== north ==
Design SelectionOfAvatar, start of the top module:
module SelectionOfAvatar(
	input [1:0] mode,
	input [5:0] userID,
	input [1:0] candidate,  
	input CLK,
	input rst,  
	output reg [1:0] ballotBoxId,
	output reg [5:0] numberOfRegisteredVoters,
	output reg [5:0] numberOfVotesWinner,  
	output reg [1:0] WinnerId,
	output reg AlreadyRegistered,
	output reg AlreadyVoted,
	output reg NotRegistered,
	output reg VotingHasNotStarted,
	output reg RegistrationHasEnded
	);
Settings: LEC_CHECK=0, ABC_AREA=1, CAP_MARGIN=20, CELL_PAD_IN_SITES_DETAIL_PLACEMENT=1, CELL_PAD_IN_SITES_GLOBAL_PLACEMENT=2, CORE_ASPECT_RATIO=1.23, CORE_MARGIN=2, CORE_UTILIZATION=51, CTS_CLUSTER_DIAMETER=97, CTS_CLUSTER_SIZE=36, GPL_ROUTABILITY_DRIVEN=1, GPL_TIMING_DRIVEN=1, MAX_ROUTING_LAYER=met4, MIN_ROUTING_LAYER=met2, PLACE_DENSITY_LB_ADDON=0.17, SETUP_SLACK_MARGIN=1.31, SLEW_MARGIN=20, TNS_END_PERCENT=10; clock period 5.8 ns.
run.sh (not shown) runs the stock make flow with config.mk's settings and CLKGATE_MAP_FILE=.
north never completed, since it errored out during global placement without I/O.
Changes in south relative to north:
- PLACE_DENSITY now 0.7, previously not set
- CTS_CLUSTER_SIZE now 21, was 36
- CELL_PAD_IN_SITES_DETAIL_PLACEMENT no longer set, was 1
- TNS_END_PERCENT no longer set, was 10
- MAX_ROUTING_LAYER no longer set, was met4
- GPL_ROUTABILITY_DRIVEN no longer set, was 1
- ABC_AREA no longer set, was 1
- CTS_CLUSTER_DIAMETER no longer set, was 97
- PLACE_DENSITY_LB_ADDON no longer set, was 0.17
- GPL_TIMING_DRIVEN no longer set, was 1
- MIN_ROUTING_LAYER no longer set, was met2
- CORE_UTILIZATION now 72, was 51
- CELL_PAD_IN_SITES_GLOBAL_PLACEMENT no longer set, was 2
- SETUP_SLACK_MARGIN no longer set, was 1.31
- CORE_ASPECT_RATIO no longer set, was 1.23
- the clock period (ns, I/O delays scaled along) now 2.94, was 5.8
--- outcome ---
- south did not run to completion, as it errored out during clock tree synthesis.
- Diff south and north: width of the die lower in south
- Of south and north, the run reporting the higher synthesized netlist cell count was north.
- Relative to north, yosys stat chip area has decreased by 750 sq um in south.
- Comparing south and north, share of synthesized cell area in and-or and or-and compound cells is higher on south.
- Post-synthesis net count: lower on south
- north -> south: standard-cell row count decreased by more than a quarter
What east does differently from south at the input level:
- PLACE_DENSITY removed (was 0.7)
- ABC_AREA newly set to 1
- CTS_CLUSTER_SIZE changed from 21 to 20
- CTS_CLUSTER_DIAMETER newly set to 99
- CAP_MARGIN changed from 20 to 15
- the clock period (ns, I/O delays scaled along) changed from 2.94 to 3.47
- Ran to the end and failed final checks on setup timing: east.
- Per the comparison of east with south, placer's final routability congestion estimate moved down, post-synthesis instance area +750 sq um.
- Chip area from the yosys synthesis statistics grows by a few percent when moving from south to east.
- Between east and south, the async set or reset register ratio after synthesis does not differ in any meaningful way.
- Of south and east, east shows the higher total die size, with south below it.
- Relative to south, the worst setup slack before clock tree synthesis of east is higher by 1.02 ns.

* * *

== run A ==
SelectionOfAvatar again, from the RTL that the note above started with.
clock: 6.0 ns
lec_check: 0
abc_area: 1
cap_margin: 20
core_aspect_ratio: 0.83
core_margin: 2
core_utilization: 40
cts_cluster_size: 24
min_routing_layer: met1
place_density_lb_addon: 0.15
slew_margin: 20
Every stage of the flow completed for run A, and the final layout passed the timing, design-rule and antenna checks.
Changes in run B relative to run A:
- ABC_AREA removed (was 1)
- MIN_ROUTING_LAYER changed from met1 to met2
- CTS_CLUSTER_SIZE removed (was 24)
--- outcome ---
Run B vs run A: global routing usage on met3 up
| worst setup skew after layout | run B vs run A | 0.024 ns higher |
Compared with run A, run B ends up with a smaller final cell area.
Run B: number of instances in the placed design 24% below run A
Relative to run A, area growth from synthesis to layout has increased by 1.7 points in run B.
The register-to-register slack number comes out lower for run B vs run A.
Utilization, run A and run B: higher on run B
Tightest hold margin: run B vs run A, no meaningful difference
Diff run A -> run B: tally of filler cells in the layout down about 13%; internal power contribution went up by 0.00017 W.
For run C, these inputs were changed with respect to run B:
- SETUP_SLACK_MARGIN now 1.22, previously not set
- MIN_ROUTING_LAYER no longer set, was met2
- PLACE_DENSITY_LB_ADDON no longer set, was 0.15
- CORE_ASPECT_RATIO no longer set, was 0.83
- CORE_UTILIZATION now 68, was 40
- the clock period (ns, I/O delays scaled along) now 4.77, was 6.0
==> results <==
The area share of and/or/nand/nor cells after synthesis on run B is in line with that on run C. The flow ran to completion for all of run C and run B but run C, which stopped partway. Run B → run C: cell count after synthesis barely changed, initial standard-cell utilization of the core +28 points. Of run C and run B, it is run C that has the lower cell count after placement.

* * *

## pepper
Starting RTL as in the previous note.
export LEC_CHECK = 0
export CAP_MARGIN = 20
export CORE_MARGIN = 2
export CORE_UTILIZATION = 40
export SLEW_MARGIN = 20
create_clock -name core_clock -period 6.0 [get_ports {CLK}]
Having completed the whole flow, pepper delivered a layout that passed the timing, design-rule and antenna checks.
> inputs changed (pepper -> garnet)
Settings: SETUP_SLACK_MARGIN newly set to -0.33; CORE_UTILIZATION changed from 40 to 64; the clock period (ns, I/O delays scaled along) changed from 6.0 to 4.35.
--- outcome ---
garnet had finished all stages when the layout checks came back failing, citing negative setup slack.
On tightest hold margin, garnet does worse than pepper.
In the tables for pepper and garnet, layout overhead on the synthesized area reads higher with garnet.
The die used by garnet is smaller than the one used by pepper.
| worst path required time | lower: garnet |
Diff garnet..pepper | number of primary I/O pins | unchanged
garnet against pepper: core utilization has increased; time the worst path needs with I/O delays and setup shows a reduction of 0.72 ns.

* * *

== job 4467 ==
SelectionOfAvatar again, from the RTL that the note above started with.
clock: 7.27 ns
lec_check: 0
abc_area: 1
cap_margin: 40
cell_pad_in_sites_detail_placement: 1
core_aspect_ratio: 1.34
core_margin: 2
core_utilization: 35
cts_cluster_diameter: 326
gpl_routability_driven: 0
gpl_timing_driven: 0
min_routing_layer: met2
slew_margin: 10
tns_end_percent: 30
Every stage of the flow completed for job 4467, and the final layout passed the timing, design-rule and antenna checks.
### job 4467 -> job 4917
Settings: clearing GPL_TIMING_DRIVEN, which used to be 0; clearing CORE_ASPECT_RATIO, which used to be 1.34; clearing CTS_CLUSTER_DIAMETER, which used to be 326; swapping 40 for 20 in CAP_MARGIN; swapping 10 for 20 in SLEW_MARGIN; clearing CELL_PAD_IN_SITES_DETAIL_PLACEMENT, which used to be 1; clearing TNS_END_PERCENT, which used to be 30; clearing MIN_ROUTING_LAYER, which used to be met2; swapping 35 for 66 in CORE_UTILIZATION; clearing GPL_ROUTABILITY_DRIVEN, which used to be 0; swapping 7.27 for 4.74 in the clock period (ns, I/O delays scaled along).
Findings:
- Of job 4467 and job 4917, the higher wire length of the first global-routing pass belongs to job 4467.
- Looking at met3 track demand over resource, job 4917 sits 35 points below job 4467.
- Job 4917 did not stop at any stage, and its layout met the timing, design-rule and antenna checks.
- Combinational power in job 4917 vs job 4467: up 23%
- The highest routed metal layer comes out met4 in one run and met5 in the other, namely in job 4917 and job 4467 respectively.

* * *

SelectionOfAvatar again, from the RTL that the note above started with.
clock: 4.74 ns
lec_check: 0
abc_area: 1
cap_margin: 20
core_aspect_ratio: 1.19
core_margin: 2
core_utilization: 72
cts_cluster_diameter: 191
max_routing_layer: met4
place_density_lb_addon: 0.01
setup_slack_margin: 1.19
slew_margin: 20
Next try:
Settings changed: CORE_ASPECT_RATIO 1.19 to unset, CTS_CLUSTER_DIAMETER 191 to unset, MAX_ROUTING_LAYER met4 to unset, PLACE_DENSITY_LB_ADDON 0.01 to unset, SETUP_SLACK_MARGIN 1.19 to unset.
Clock period 4.74 ns to 3.91 ns, I/O delays scaled along.
With this change the flow ran to the end with violations: negative setup slack.
Total power rose by 23%.
Maximum frequency fell by 2.9%.
Clock power rose by about 25%.
Cell count rose by 4.1%.
Clock skew rose by 0.018 ns.
Next try:
Settings changed: ABC_AREA 1 to unset, CORE_UTILIZATION 72 to 65, CTS_CLUSTER_SIZE set to 43, SETUP_SLACK_MARGIN set to -0.29.
Clock period 3.91 ns to 4.7 ns, I/O delays scaled along.
The new run finished but failed the layout checks on negative setup slack.
Synthesized cell count decreases by 27%.
Synthesized area shrinks by about 5%.
Worst hold slack hardly moves.
Setup slack is better by 0.73 ns.
Design area fell by about 7.5%.
Total power came out lower by about 20%.
Next try:
Settings changed: CORE_UTILIZATION 65 to 40, CTS_CLUSTER_SIZE 43 to unset, SETUP_SLACK_MARGIN -0.29 to unset.
Clock period 4.7 ns to 5.71 ns, I/O delays scaled along.
This time the run completed without violations.
Setup slack improved by 0.48 ns.
Total power shrinks by 15%.
Register-to-register slack improved by 0.48 ns.
Via count shrinks by 3.4%.
Global-route usage shrinks by 12 points.
Sequential power shrinks by about 17%.
Next try:
Settings changed: CORE_UTILIZATION 40 to 61, SETUP_SLACK_MARGIN set to 0.04.
Clock period 5.71 ns to 3.17 ns, I/O delays scaled along.
Outcome: The changed run stopped in global routing; synthesized area is unchanged; die size falls by 34%; synthesized cell count stays the same.
Power figures rest on the tool's default switching activity, not on a simulated workload.
